==> v19 <==
==> flow/design.v (excerpt) <==
module pe_tile_new_unq1 (
clk,
config_addr,
config_data,
out_BUS16_S0_T0,
in_BUS16_S0_T0,
out_BUS16_S0_T1,
in_BUS16_S0_T1,
out_BUS16_S0_T2,
in_BUS16_S0_T2,
out_BUS16_S0_T3,
in_BUS16_S0_T3,
out_BUS16_S0_T4,
in_BUS16_S0_T4,
out_BUS16_S1_T0,
in_BUS16_S1_T0,
out_BUS16_S1_T1,
in_BUS16_S1_T1,
out_BUS16_S1_T2,
in_BUS16_S1_T2,
out_BUS16_S1_T3,
in_BUS16_S1_T3,
out_BUS16_S1_T4,
in_BUS16_S1_T4,
out_BUS16_S2_T0,
in_BUS16_S2_T0,
out_BUS16_S2_T1,
in_BUS16_S2_T1,
out_BUS16_S2_T2,
in_BUS16_S2_T2,
out_BUS16_S2_T3,
in_BUS16_S2_T3,
out_BUS16_S2_T4,
in_BUS16_S2_T4,
out_BUS16_S3_T0,
in_BUS16_S3_T0,
out_BUS16_S3_T1,
in_BUS16_S3_T1,
out_BUS16_S3_T2,
in_BUS16_S3_T2,
out_BUS16_S3_T3,
in_BUS16_S3_T3,
out_BUS16_S3_T4,
in_BUS16_S3_T4,
out_BUS1_S0_T0,
in_BUS1_S0_T0,
out_BUS1_S0_T1,
in_BUS1_S0_T1,
out_BUS1_S0_T2,
in_BUS1_S0_T2,
out_BUS1_S0_T3,
in_BUS1_S0_T3,
out_BUS1_S0_T4,
in_BUS1_S0_T4,
out_BUS1_S1_T0,
in_BUS1_S1_T0,
out_BUS1_S1_T1,
in_BUS1_S1_T1,
out_BUS1_S1_T2,
in_BUS1_S1_T2,
out_BUS1_S1_T3,
in_BUS1_S1_T3,
out_BUS1_S1_T4,
in_BUS1_S1_T4,
out_BUS1_S2_T0,
in_BUS1_S2_T0,
out_BUS1_S2_T1,
in_BUS1_S2_T1,
out_BUS1_S2_T2,
in_BUS1_S2_T2,
out_BUS1_S2_T3,
in_BUS1_S2_T3,
out_BUS1_S2_T4,
in_BUS1_S2_T4,
out_BUS1_S3_T0,
in_BUS1_S3_T0,
out_BUS1_S3_T1,
in_BUS1_S3_T1,
out_BUS1_S3_T2,
in_BUS1_S3_T2,
out_BUS1_S3_T3,
in_BUS1_S3_T3,
out_BUS1_S3_T4,
in_BUS1_S3_T4,
reset,
tile_id
);
  input clk;
  input [31:0] config_addr;
  input [31:0] config_data;
  output [15:0] out_BUS16_S0_T0;
  input [15:0] in_BUS16_S0_T0;
  output [15:0] out_BUS16_S0_T1;
  input [15:0] in_BUS16_S0_T1;
  output [15:0] out_BUS16_S0_T2;
  input [15:0] in_BUS16_S0_T2;
  output [15:0] out_BUS16_S0_T3;
  input [15:0] in_BUS16_S0_T3;
  output [15:0] out_BUS16_S0_T4;
  input [15:0] in_BUS16_S0_T4;
  output [15:0] out_BUS16_S1_T0;
  input [15:0] in_BUS16_S1_T0;
  output [15:0] out_BUS16_S1_T1;
  input [15:0] in_BUS16_S1_T1;
  output [15:0] out_BUS16_S1_T2;
  input [15:0] in_BUS16_S1_T2;
  output [15:0] out_BUS16_S1_T3;
  ...
clock: 16.4 ns
lec_check: 0
abc_area: 1
cap_margin: 20
core_margin: 2
core_utilization: 72
cts_cluster_diameter: 174
cts_cluster_size: 97
slew_margin: 20
run.sh (not shown) runs the stock make flow with config.mk's settings and CLKGATE_MAP_FILE=.
==> v36 (differences from v19) <==
ABC_AREA = not set   (was 1)
CORE_UTILIZATION = 58   (was 72)
CTS_CLUSTER_DIAMETER = not set   (was 174)
CTS_CLUSTER_SIZE = 58   (was 97)
SETUP_SLACK_MARGIN = 3.75   (was not set)
==> flow/constraint.sdc (replaced) <==
create_clock -name core_clock -period 14.6 [get_ports {clk}]
set_input_delay 2.9200 -clock core_clock [delete_from_list [all_inputs] [get_ports {clk}]]
set_output_delay 2.9200 -clock core_clock [all_outputs]
set_load 0.01 [all_outputs]
==> v35 (differences from v19) <==
ABC_AREA = not set   (was 1)
CORE_UTILIZATION = 45   (was 72)
CTS_CLUSTER_DIAMETER = not set   (was 174)
CTS_CLUSTER_SIZE = not set   (was 97)
SETUP_SLACK_MARGIN = 2.77   (was not set)
==> flow/constraint.sdc (replaced) <==
create_clock -name core_clock -period 10.6 [get_ports {clk}]
set_input_delay 2.1200 -clock core_clock [delete_from_list [all_inputs] [get_ports {clk}]]
set_output_delay 2.1200 -clock core_clock [all_outputs]
set_load 0.01 [all_outputs]
==> impl_metrics.json <==
{
  "failed_stage": "global routing (5_1_grt)",
  "tool.error": "[ERROR GRT-0116] Global routing finished with congestion. Check the congestion regions in the DRC Viewer.",
  "synthAoiAreaFrac_pct": 17.68,
  "ys_sh_xor_pct": 1.468,
  "dp.cells": 9003,
  "row_count": 96,
  "grtUsageTotal_pct": 77.72,
  "ys_sh_simple_pct": 31.92,
  "status": "stopped before the end",
  "overflow": 101
}
the above is filed under v19

==> impl_metrics.json <==
{
  "status": "finished with violations",
  "failed_checks": "negative setup slack",
  "setup-violations-final": 341,
  "ys_sh_simple_pct": 17.53,
  "dp.cells": 9178,
  "synthAoiAreaFrac_pct": 21.73,
  "row_count": 123,
  "fin_ws_ns": -2.184,
  "grtUsageTotal_pct": 53.80,
  "ys_sh_xor_pct": 1.631
}
the above is filed under v35

==> impl_metrics.json <==
{
  "status": "stopped before the end",
  "failed_stage": "global routing (5_1_grt)",
  "dp.cells": 8420,
  "overflow": 4,
  "grtUsageTotal_pct": 73.48,
  "tool.error": "[ERROR GRT-0232] Routing congestion too high. Check the congestion heatmap in the GUI."
}
the above is filed under v36



==> 06-12 <==
pe_tile_new_unq1 again, from the RTL that the note above started with.
clock: 11.5 ns
lec_check: 0
cap_margin: 5
cell_pad_in_sites_global_placement: 1
core_aspect_ratio: 1.61
core_margin: 2
core_utilization: 24
cts_cluster_diameter: 109
gpl_routability_driven: 0
min_routing_layer: met2
place_density_lb_addon: 0.22
setup_slack_margin: 2.41
slew_margin: 20
tns_end_percent: 70
==> 09-23: changes against 06-12 <==
==> flow/config.mk (replaced) <==
export PLATFORM = sky130hd
export DESIGN_NAME = pe_tile_new_unq1
export DESIGN_NICKNAME = pe_tile_new_unq1
export VERILOG_FILES = /design/flow/design.v
export SDC_FILE = /design/flow/constraint.sdc
export NUM_CORES = 4
export LEC_CHECK = 0
export CAP_MARGIN = 20
export CORE_MARGIN = 2
export CORE_UTILIZATION = 31
export SLEW_MARGIN = 20
==> flow/constraint.sdc (replaced) <==
create_clock -name core_clock -period 24.9 [get_ports {clk}]
set_input_delay 4.9800 -clock core_clock [delete_from_list [all_inputs] [get_ports {clk}]]
set_output_delay 4.9800 -clock core_clock [all_outputs]
set_load 0.01 [all_outputs]
==> 10-07: changes against 06-12 <==
==> flow/config.mk (replaced) <==
export PLATFORM = sky130hd
export DESIGN_NAME = pe_tile_new_unq1
export DESIGN_NICKNAME = pe_tile_new_unq1
export VERILOG_FILES = /design/flow/design.v
export SDC_FILE = /design/flow/constraint.sdc
export NUM_CORES = 4
export LEC_CHECK = 0
export CAP_MARGIN = 20
export CORE_MARGIN = 2
export CORE_UTILIZATION = 40
export SLEW_MARGIN = 20
==> flow/constraint.sdc (replaced) <==
create_clock -name core_clock -period 19.0 [get_ports {clk}]
set_input_delay 3.8000 -clock core_clock [delete_from_list [all_inputs] [get_ports {clk}]]
set_output_delay 3.8000 -clock core_clock [all_outputs]
set_load 0.01 [all_outputs]
==> 01-22: changes against 06-12 <==
==> flow/config.mk (replaced) <==
export PLATFORM = sky130hd
export DESIGN_NAME = pe_tile_new_unq1
export DESIGN_NICKNAME = pe_tile_new_unq1
export VERILOG_FILES = /design/flow/design.v
export SDC_FILE = /design/flow/constraint.sdc
export NUM_CORES = 4
export LEC_CHECK = 0
export CAP_MARGIN = 20
export CORE_MARGIN = 2
export CORE_UTILIZATION = 57
export SLEW_MARGIN = 20
==> flow/constraint.sdc (replaced) <==
create_clock -name core_clock -period 10.6 [get_ports {clk}]
set_input_delay 2.1200 -clock core_clock [delete_from_list [all_inputs] [get_ports {clk}]]
set_output_delay 2.1200 -clock core_clock [all_outputs]
set_load 0.01 [all_outputs]
==> comparison table <==
metric                                                                              10-07                     06-12                     01-22                             09-23
Outcome                                                  no timing/DRC/antenna violations            did not finish            did not finish  no timing/DRC/antenna violations
Stage where the flow stopped                                                            -  global routing (5_1_grt)  global routing (5_1_grt)                                 -
Half-perimeter wire length after detailed placement                              229.3 mm                  304.8 mm                  228.6 mm                          242.4 mm
Share of power burned in combinational logic                                        42.4%                         -                         -                             42.9%
Detailed-route wire length                                                       299.5 mm                         -                         -                          318.0 mm
Type of the tightest min-delay check                                           reg -> reg                         -                         -                        reg -> reg
Cell type of the slowest stage on the worst timing path  sky130_fd_sc_hd__clkdlybuf4s50_1                         -                         -  sky130_fd_sc_hd__clkdlybuf4s50_1
Share of the core filled with cells in the final layout                            49.73%                         -                         -                            38.79%
Final-layout fill cell count                                                       12,310                         -                         -                            16,710
Antenna Violating Nets Remaining                                                        0                         -                         -                                 0
Routed via count                                                                   56,580                         -                         -                            56,080
Tapcells inserted                                                                   1,662                         -                         -                             2,175
Largest power group                                                   combinational logic                         -                         -               combinational logic
Lkg Pwr                                                                          24.52 nW                         -                         -                          24.24 nW
Setup TNS Final                                                                      0 ns                         -                         -                              0 ns
FP Core Util                                                                       40.16%                    24.15%                    57.63%                            31.27%
Antenna fix cells                                                                      14                         -                         -                                11
Critical path data required time                                                 15.20 ns                         -                         -                          19.92 ns
#MultiIn Comb                                                                       4,855                         -                         -                             4,855
Clk ins delay skew pair                                                           0.69 ns                         -                         -                           0.75 ns
GPL Wtd Cong                                                                        1.070                         -                     1.189                             1.043
Vias per cell                                                                       6.576                         -                         -                             6.177
Detailed route wirelength on metal3                                              39.82 mm                         -                         -                          37.48 mm
Post CTS Setup Buffer Count                                                             0                       219                        47                                 0
Flop pwr share                                                                      26.1%                         -                         -                             26.0%
Clock tree from TritonCTS                                                             yes                         -                         -                               yes
Power figures rest on the tool's default switching activity, not on a simulated workload.
